==> inputs of willow <==
Design prince_enc, start of the top module:
module prince_enc (
    input  wire         clk,
    input  wire         rst,         
    input  wire         in_valid,
    output wire         in_ready,
    input  wire [63:0]  plaintext,
    input  wire [127:0] key,         
    output reg          out_valid,
    output reg  [63:0]  ciphertext
);
export LEC_CHECK = 0
export CAP_MARGIN = 0
export CELL_PAD_IN_SITES_GLOBAL_PLACEMENT = 2
export CORE_ASPECT_RATIO = 0.7
export CORE_MARGIN = 10
export CORE_UTILIZATION = 40
export CTS_CLUSTER_SIZE = 29
export GPL_ROUTABILITY_DRIVEN = 0
export GPL_TIMING_DRIVEN = 0
export HOLD_SLACK_MARGIN = -0.08
export MAX_ROUTING_LAYER = met4
export MIN_ROUTING_LAYER = met2
export PLACE_DENSITY_LB_ADDON = 0.15
export SETUP_SLACK_MARGIN = 0.51
export SLEW_MARGIN = 25
export TNS_END_PERCENT = 55
create_clock -name core_clock -period 25.2 [get_ports {clk}]
run.sh (not shown) runs the stock make flow with config.mk's settings and CLKGATE_MAP_FILE=.
==> onyx (differences from willow) <==
- CAP_MARGIN: 0 -> 20
- CORE_ASPECT_RATIO: 0.7 -> default
- CORE_MARGIN: 10 -> 2
- GPL_ROUTABILITY_DRIVEN: 0 -> default
- GPL_TIMING_DRIVEN: 0 -> default
- HOLD_SLACK_MARGIN: -0.08 -> default
- MIN_ROUTING_LAYER: met2 -> default
- PLACE_DENSITY_LB_ADDON: 0.15 -> default
- SETUP_SLACK_MARGIN: 0.51 -> default
- SLEW_MARGIN: 25 -> 20
==> flow/constraint.sdc (replaced) <==
create_clock -name core_clock -period 22.0 [get_ports {clk}]
set_input_delay 4.4000 -clock core_clock [delete_from_list [all_inputs] [get_ports {clk}]]
set_output_delay 4.4000 -clock core_clock [all_outputs]
set_load 0.01 [all_outputs]
==> sierra (differences from willow) <==
- CAP_MARGIN: 0 -> 20
- CELL_PAD_IN_SITES_GLOBAL_PLACEMENT: 2 -> default
- CORE_ASPECT_RATIO: 0.7 -> default
- CORE_MARGIN: 10 -> 2
- CORE_UTILIZATION: 40 -> 66
- CTS_CLUSTER_SIZE: 29 -> default
- GPL_ROUTABILITY_DRIVEN: 0 -> default
- GPL_TIMING_DRIVEN: 0 -> default
- HOLD_SLACK_MARGIN: -0.08 -> default
- MAX_ROUTING_LAYER: met4 -> default
- MIN_ROUTING_LAYER: met2 -> default
- PLACE_DENSITY_LB_ADDON: 0.15 -> default
- SETUP_SLACK_MARGIN: 0.51 -> default
- SLEW_MARGIN: 25 -> 20
- TNS_END_PERCENT: 55 -> default
==> flow/constraint.sdc (replaced) <==
create_clock -name core_clock -period 17.4 [get_ports {clk}]
set_input_delay 3.4800 -clock core_clock [delete_from_list [all_inputs] [get_ports {clk}]]
set_output_delay 3.4800 -clock core_clock [all_outputs]
set_load 0.01 [all_outputs]
==> lagoon (differences from willow) <==
- CAP_MARGIN: 0 -> 20
- CELL_PAD_IN_SITES_GLOBAL_PLACEMENT: 2 -> default
- CORE_ASPECT_RATIO: 0.7 -> default
- CORE_MARGIN: 10 -> 2
- CORE_UTILIZATION: 40 -> 70
- CTS_CLUSTER_DIAMETER: default -> 381
- CTS_CLUSTER_SIZE: 29 -> 20
- GPL_ROUTABILITY_DRIVEN: 0 -> default
- GPL_TIMING_DRIVEN: 0 -> default
- HOLD_SLACK_MARGIN: -0.08 -> default
- MAX_ROUTING_LAYER: met4 -> default
- MIN_ROUTING_LAYER: met2 -> default
- PLACE_DENSITY: default -> 0.6
- PLACE_DENSITY_LB_ADDON: 0.15 -> default
- SETUP_SLACK_MARGIN: 0.51 -> -1.17
- SLEW_MARGIN: 25 -> 20
- TNS_END_PERCENT: 55 -> default
==> flow/constraint.sdc (replaced) <==
create_clock -name core_clock -period 11.8 [get_ports {clk}]
set_input_delay 2.3600 -clock core_clock [delete_from_list [all_inputs] [get_ports {clk}]]
set_output_delay 2.3600 -clock core_clock [all_outputs]
set_load 0.01 [all_outputs]
==> summary of the runs <==
lagoon aborted during 3_5_place_dp on DPL-0033. sierra never finished: it broke off in 4_1_cts with DPL-0033. onyx finished with timing, DRC and antenna clean. willow ended with an error in 5_1_grt. Synthesized cell count is the same in sierra and lagoon. Area after synthesis is the same in onyx and sierra. The lowest die area belongs to lagoon, the highest to willow.


==> run a <==
==> flow/design.v <==
`timescale 1ns / 1ps
module addkeyancon(data_in,k1,k,data_out);
 input[63:0] data_in,k1,k;
 output[63:0] data_out;
 assign data_out = data_in ^ k1 ^ k;
endmodule
`timescale 1ns / 1ps
module linear_mprime(data_in,data_out);
	input [63:0] data_in;
	output [63:0] data_out;
	wire [31:0] ims;
    		  assign ims[0] = data_in[59] ^ data_in[55];
		  assign ims[1] = data_in[54] ^ data_in[50];		  
		  assign ims[2] = data_in[61] ^ data_in[49];
		  assign ims[3] = data_in[60] ^ data_in[56];
        assign data_out[63] = ims[0] ^ data_in[51];
        assign data_out[62] = data_in[62] ^ ims[1];
        assign data_out[61] = data_in[57] ^ ims[2];
        assign data_out[60] = ims[3] ^ data_in[52];
        assign data_out[59] = data_in[63] ^ ims[0];
        assign data_out[58] = data_in[58] ^ ims[1];
        assign data_out[57] = data_in[53] ^ ims[2];
        assign data_out[56] = ims[3] ^ data_in[48];
		  assign ims[4] = data_in[63] ^ data_in[51];
		  assign ims[5] = data_in[62] ^ data_in[58];		  
		  assign ims[6] = data_in[57] ^ data_in[53];
		  assign ims[7] = data_in[52] ^ data_in[48];
        assign data_out[55] = data_in[59] ^ ims[4];
        assign data_out[54] = ims[5] ^ data_in[54];
        assign data_out[53] = ims[6] ^ data_in[49];
        assign data_out[52] = data_in[60] ^ ims[7];
        assign data_out[51] = data_in[55] ^ ims[4];
        assign data_out[50] = ims[5] ^ data_in[50];
        assign data_out[49] = data_in[61] ^ ims[6];
        assign data_out[48] = data_in[56] ^ ims[7];
		  assign ims[8] = data_in[47] ^ data_in[43];
		  assign ims[9] = data_in[42] ^ data_in[38];		  
		  assign ims[10] = data_in[37] ^ data_in[33];
		  assign ims[11] = data_in[44] ^ data_in[32];
        assign data_out[47] = ims[8] ^ data_in[39];
        assign data_out[46] = ims[9] ^ data_in[34];
        assign data_out[45] = data_in[45] ^ ims[10];
        assign data_out[44] = ims[11] ^ data_in[40];
        assign data_out[43] = ims[8] ^ data_in[35];
        assign data_out[42] = data_in[46] ^ ims[9];
        assign data_out[41] = data_in[41] ^ ims[10];
        assign data_out[40] = ims[11] ^ data_in[36];
		  assign ims[12] = data_in[39] ^ data_in[35];
		  assign ims[13] = data_in[46] ^ data_in[34];		  
		  assign ims[14] = data_in[45] ^ data_in[41];
		  assign ims[15] = data_in[40] ^ data_in[36];
		  assign data_out[39] = data_in[47] ^ ims[12];
        assign data_out[38] = ims[13] ^ data_in[42];
        assign data_out[37] = ims[14] ^ data_in[37];
        assign data_out[36] = ims[15] ^ data_in[32];
        assign data_out[35] = data_in[43] ^ ims[12];
        assign data_out[34] = ims[13] ^ data_in[38];
        assign data_out[33] = ims[14] ^ data_in[33];
        assign data_out[32] = data_in[44] ^ ims[15];
		  assign ims[16] = data_in[31] ^ data_in[27];
		  assign ims[17] = data_in[26] ^ data_in[22];		  
		  assign ims[18] = data_in[21] ^ data_in[17];
		  assign ims[19] = data_in[28] ^ data_in[16];
        assign data_out[31] = ims[16] ^ data_in[23];
        assign data_out[30] = ims[17] ^ data_in[18];
        assign data_out[29] = data_in[29] ^ ims[18];
        assign data_out[28] = ims[19] ^ data_in[24];
        assign data_out[27] = ims[16] ^ data_in[19];
        assign data_out[26] = data_in[30] ^ ims[17];
        assign data_out[25] = data_in[25] ^ ims[18];
        assign data_out[24] = ims[19] ^ data_in[20];
		  assign ims[20] = data_in[23] ^ data_in[19];
		  assign ims[21] = data_in[30] ^ data_in[18];		  
		  assign ims[22] = data_in[29] ^ data_in[25];
		  assign ims[23] = data_in[24] ^ data_in[20];
        assign data_out[23] = data_in[31] ^ ims[20];
        assign data_out[22] = ims[21] ^ data_in[26];
        assign data_out[21] = ims[22] ^ data_in[21];
        assign data_out[20] = ims[23] ^ data_in[16];
        assign data_out[19] = data_in[27] ^ ims[20];
        assign data_out[18] = ims[21] ^ data_in[22];
        assign data_out[17] = ims[22] ^ data_in[17];
        assign data_out[16] = data_in[28] ^ ims[23];
		  assign ims[24] = data_in[11] ^ data_in[7];
		  assign ims[25] = data_in[6]  ^ data_in[2];		  
		  assign ims[26] = data_in[13] ^ data_in[1];
		  assign ims[27] = data_in[12] ^ data_in[8];
        assign data_out[15] = ims[24] ^ data_in[3];
        assign data_out[14] = data_in[14] ^ ims[25];
        assign data_out[13] = ims[26] ^ data_in[9];
        assign data_out[12] = ims[27] ^ data_in[4];
        assign data_out[11] = data_in[15] ^ ims[24];
        assign data_out[10] = data_in[10] ^ ims[25];
        assign data_out[9]  = ims[26] ^ data_in[5];
        assign data_out[8]  = ims[27] ^ data_in[0];
		  assign ims[28] = data_in[15] ^ data_in[3];
		  assign ims[29] = data_in[14] ^ data_in[10];		  
		  assign ims[30] = data_in[9] ^ data_in[5];
		  assign ims[31] = data_in[4] ^ data_in[0];
        assign data_out[7]  = ims[28] ^ data_in[11];
        assign data_out[6]  = ims[29] ^ data_in[6];
        assign data_out[5]  = ims[30] ^ data_in[1];
        assign data_out[4]  = data_in[12] ^ ims[31];
        assign data_out[3]  = ims[28] ^ data_in[7];
        assign data_out[2]  = ims[29] ^ data_in[2];
        assign data_out[1]  = ims[30] ^ data_in[13];
        assign data_out[0]  = data_in[8] ^ ims[31];
endmodule
`timescale 1ns / 1ps
module linear_m(data_in,data_out);
	input [63:0] data_in;
	output [63:0] data_out;
	wire [63:0] mp;
   linear_mprime mp1(data_in, mp);
	assign data_out[63:60] = mp[63:60];
	assign data_out[59:56] = mp[43:40];
	assign data_out[55:52] = mp[23:20];
	assign data_out[51:48] = mp[3:0];
	assign data_out[47:44] = mp[47:44];
	assign data_out[43:40] = mp[27:24];
	assign data_out[39:36] = mp[7:4];
	assign data_out[35:32] = mp[51:48];
	assign data_out[31:28] = mp[31:28];
	assign data_out[27:24] = mp[11:8];
	assign data_out[23:20] = mp[55:52];
	assign data_out[19:16] = mp[35:32];
	assign data_out[15:12] = mp[15:12];
	assign data_out[11:8]  = mp[59:56];
	assign data_out[7:4]   = mp[39:36];
	assign data_out[3:0]   = mp[19:16];
endmodule
`timescale 1ns / 1ps
module linear_m_inv(data_in,data_out);
	input [63:0] data_in;
	output [63:0] data_out;
	wire [63:0] mp;
	assign mp[63:60] = data_in[63:60];
	assign mp[59:56] = data_in[11:8];
	assign mp[55:52] = data_in[23:20];
	assign mp[51:48] = data_in[35:32];
	assign mp[47:44] = data_in[47:44];
	assign mp[43:40] = data_in[59:56];
	assign mp[39:36] = data_in[7:4];
	assign mp[35:32] = data_in[19:16];
	assign mp[31:28] = data_in[31:28];
	assign mp[27:24] = data_in[43:40];
	assign mp[23:20] = data_in[55:52];
	assign mp[19:16] = data_in[3:0];
	assign mp[15:12] = data_in[15:12];
	assign mp[11:8]  = data_in[27:24];
	assign mp[7:4]   = data_in[39:36];
	assign mp[3:0]   = data_in[51:48];
	linear_mprime mp0(mp,data_out);
endmodule
`timescale 1ns / 1ps
module prince_core(data_in,key,rc,data_out);
	input[63:0] data_in,key,rc;
	output [63:0] data_out;
	wire [63:0] sb_out,m_out,m_out0,xor_out;
	sbox s1(data_in,sb_out);
	linear_m m_0(sb_out,m_out);
	addkeyancon akc1(m_out,key,rc,data_out);
endmodule
module prince_core1(data_in,key,rc,data_out);
	input[63:0] data_in,key,rc;
	output [63:0] data_out;
	wire [63:0] m_out,xor_out;
	addkeyancon akc2(data_in,key,rc,xor_out);
	linear_m_inv m_1(xor_out,m_out);
	invsbox s1(m_out,data_out);
endmodule
module sbox(data_in,data_out);
	input [63:0] data_in;
	output [63:0] data_out;
	function [3:0] sb;
		input [3:0] x;
		case (x)
			4'h0: sb = 4'd11; 4'h1: sb = 4'd15; 4'h2: sb = 4'd3;  4'h3: sb = 4'd2;
			4'h4: sb = 4'd10; 4'h5: sb = 4'd12; 4'h6: sb = 4'd9;  4'h7: sb = 4'd1;
			4'h8: sb = 4'd6;  4'h9: sb = 4'd7;  4'ha: sb = 4'd8;  4'hb: sb = 4'd0;
			4'hc: sb = 4'd14; 4'hd: sb = 4'd5;  4'he: sb = 4'd13; default: sb = 4'd4;
		endcase
	endfunction
	assign data_out={
	  sb(data_in[63:60]),sb(data_in[59:56]),sb(data_in[55:52]),sb(data_in[51:48]),
	  sb(data_in[47:44]),sb(data_in[43:40]),sb(data_in[39:36]),sb(data_in[35:32]),
	  sb(data_in[31:28]),sb(data_in[27:24]),sb(data_in[23:20]),sb(data_in[19:16]),
	  sb(data_in[15:12]),sb(data_in[11: 8]),sb(data_in[ 7: 4]),sb(data_in[ 3: 0])
	};
endmodule
module invsbox(data_in,data_out);
	input [63:0] data_in;
	output [63:0] data_out;
	function [3:0] isb;
		input [3:0] x;
		case (x)
			4'h0: isb = 4'd11; 4'h1: isb = 4'd7;  4'h2: isb = 4'd3;  4'h3: isb = 4'd2;
			4'h4: isb = 4'd15; 4'h5: isb = 4'd13; 4'h6: isb = 4'd8;  4'h7: isb = 4'd9;
			4'h8: isb = 4'd10; 4'h9: isb = 4'd6;  4'ha: isb = 4'd4;  4'hb: isb = 4'd0;
			4'hc: isb = 4'd5;  4'hd: isb = 4'd14; 4'he: isb = 4'd12; default: isb = 4'd1;
		endcase
	endfunction
	assign data_out={
	  isb(data_in[63:60]),isb(data_in[59:56]),isb(data_in[55:52]),isb(data_in[51:48]),
	  isb(data_in[47:44]),isb(data_in[43:40]),isb(data_in[39:36]),isb(data_in[35:32]),
	  isb(data_in[31:28]),isb(data_in[27:24]),isb(data_in[23:20]),isb(data_in[19:16]),
	  isb(data_in[15:12]),isb(data_in[11: 8]),isb(data_in[ 7: 4]),isb(data_in[ 3: 0])
	};
endmodule
`timescale 1ns / 1ps
module prince_top(plaintext,key,ciphertext);
	input [63:0] plaintext;
	input [127:0] key;
	output [63:0] ciphertext;	
	wire [63:0] m[0:11],m1,m2,subkey;
	wire [63:0] ai[1:5];
	assign ai[1]=64'h13198A2E03707344;
	assign ai[2]=64'hA4093822299F31D0;
	assign ai[3]=64'h082EFA98EC4E6C89;
	assign ai[4]=64'h452821E638D01377;
	assign ai[5]=64'hBE5466CF34E90C6C;
	addkeyancon akc1(plaintext,key[127:64],key[63:0],m[0]);
	prince_core p001(m[0],key[63:0],ai[1],m[1]);
	prince_core p011(m[1],key[63:0],ai[2],m[2]);
	prince_core p021(m[2],key[63:0],ai[3],m[3]);
	prince_core p031(m[3],key[63:0],ai[4],m[4]);
	prince_core p041(m[4],key[63:0],ai[5],m[5]);
	sbox s1(m[5],m1);
	linear_mprime mm1(m1,m2);
	invsbox ss1(m2,m[6]);
	getk11 k11(key[63:0],subkey);
	prince_core1 p101(m[6],subkey,ai[5],m[7]);	
	prince_core1 p111(m[7],subkey,ai[4],m[8]);	
	prince_core1 p121(m[8],subkey,ai[3],m[9]);
	prince_core1 p131(m[9],subkey,ai[2],m[10]);
	prince_core1 p141(m[10],subkey,ai[1],m[11]);
   addkeyancon akc31(m[11],subkey,{key[64],key[127:66],key[65]^ key[127]},ciphertext);	
endmodule
module getk11(key,wk);
   input  [63:0] key;
   output [63:0] wk;
	assign wk = {~key[63:62],key[61:56],~key[55],key[54],~key[53],
		key[52],~key[51:50],key[49:46],~key[45],key[44],
		~key[43],key[42:41],~key[40:39],key[38],~key[37:36],
		key[35],~key[34:30],key[29:28],~key[27],key[26:25],
		~key[24],key[23],~key[22:18],key[17:15],~key[14],
		key[13],~key[12],key[11:8],~key[7:6],key[5],
		~key[4:2],key[1],~key[0]};
endmodule
module prince_enc (
    input  wire         clk,
    input  wire         rst,         
    input  wire         in_valid,
    output wire         in_ready,
    input  wire [63:0]  plaintext,
    input  wire [127:0] key,         
    output reg          out_valid,
    output reg  [63:0]  ciphertext
);
    reg         v1;
    reg [63:0]  pt_r;
    reg [127:0] key_r;
    wire [63:0] ct;
    assign in_ready = 1'b1;
    always @(posedge clk) begin
        if (rst) begin
            v1        <= 1'b0;
            out_valid <= 1'b0;
        end else begin
            v1        <= in_valid;
            out_valid <= v1;
        end
    end
    always @(posedge clk) begin
        if (in_valid) begin
            pt_r  <= plaintext;
            key_r <= key;
        end
        if (v1)
            ciphertext <= ct;
    end
    prince_top u_prince (
        .plaintext  (pt_r),
        .key        (key_r),
        .ciphertext (ct)
    );
endmodule
==> flow/run.sh <==
#!/bin/bash
# the make line also repeats each setting of config.mk as NAME=value (left out here)
make -C /OpenROAD-flow-scripts/flow DESIGN_CONFIG=/design/flow/config.mk WORK_HOME=/design/flow/orfs CLKGATE_MAP_FILE= finish
==> flow/config.mk <==
export PLATFORM = sky130hd
export DESIGN_NAME = prince_enc
export DESIGN_NICKNAME = prince_enc
export VERILOG_FILES = /design/flow/design.v
export SDC_FILE = /design/flow/constraint.sdc
export NUM_CORES = 4
export LEC_CHECK = 0
export ABC_AREA = 1
export CAP_MARGIN = 40
export CORE_MARGIN = 2
export CORE_UTILIZATION = 72
export CTS_CLUSTER_DIAMETER = 371
export CTS_CLUSTER_SIZE = 17
export HOLD_SLACK_MARGIN = 0.29
export SETUP_SLACK_MARGIN = 2.05
export SLEW_MARGIN = 20
==> flow/constraint.sdc <==
create_clock -name core_clock -period 9.83 [get_ports {clk}]
set_input_delay 1.9660 -clock core_clock [delete_from_list [all_inputs] [get_ports {clk}]]
set_output_delay 1.9660 -clock core_clock [all_outputs]
set_load 0.01 [all_outputs]
==> run b (differences from run a) <==
Settings changed: ABC_AREA 1 to not set, CAP_MARGIN 40 to 20, CELL_PAD_IN_SITES_DETAIL_PLACEMENT set to 1, CELL_PAD_IN_SITES_GLOBAL_PLACEMENT set to 0, CORE_UTILIZATION 72 to 40, CTS_CLUSTER_DIAMETER 371 to 252, CTS_CLUSTER_SIZE 17 to 35, HOLD_SLACK_MARGIN 0.29 to not set, MIN_ROUTING_LAYER set to met2, PLACE_DENSITY_LB_ADDON set to 0.03, SETUP_SLACK_MARGIN 2.05 to not set, SLEW_MARGIN 20 to 10.
==> flow/constraint.sdc (replaced) <==
create_clock -name core_clock -period 12.5 [get_ports {clk}]
set_input_delay 2.5000 -clock core_clock [delete_from_list [all_inputs] [get_ports {clk}]]
set_output_delay 2.5000 -clock core_clock [all_outputs]
set_load 0.01 [all_outputs]
==> qor summary <==
item                                                                                               run a                     run b
Yosys top cell by area                                                          sky130_fd_sc_hd__nand2_1  sky130_fd_sc_hd__xnor2_1
Total core area                                                                            116,000 sq um             157,000 sq um
Mux cell area share                                                                                    0                    0.0929
Simple-Gate Area Share                                                                             0.700                     0.116
Tally of unique sky130hd cells used after synthesis                                                   53                       145
Yosys stat cell total                                                                              16.1k                     6,636
Most popular library cell in the synthesized design by count                    sky130_fd_sc_hd__nand2_1  sky130_fd_sc_hd__xnor2_1
Run status                                                                                did not finish            did not finish
Stage where the flow stopped                                           detailed placement (3_5_place_dp)  global routing (5_1_grt)
Die span in x                                                                                346 microns               402 microns
Post-synthesis share of cell area spent on and-or and or-and gates                               0.00966                     0.166
Synthesis area per yosys                                                                    84,400 sq um              63,300 sq um
Adder-cell share of the synthesized area                                                          0.0933                     0.125
Parity-gate share of the synthesized area counting xor and xnor cells                             0.0195                     0.334
Post-synthesis instance area                                                                84,400 sq um              63,300 sq um
Number of cells produced by synthesis                                                              16.1k                     6,636
Total die size                                                                             120,000 sq um             161,000 sq um
Pre-Place Util                                                                                     0.727                     0.404
Yosys top cell area share                                                                          0.353                     0.126
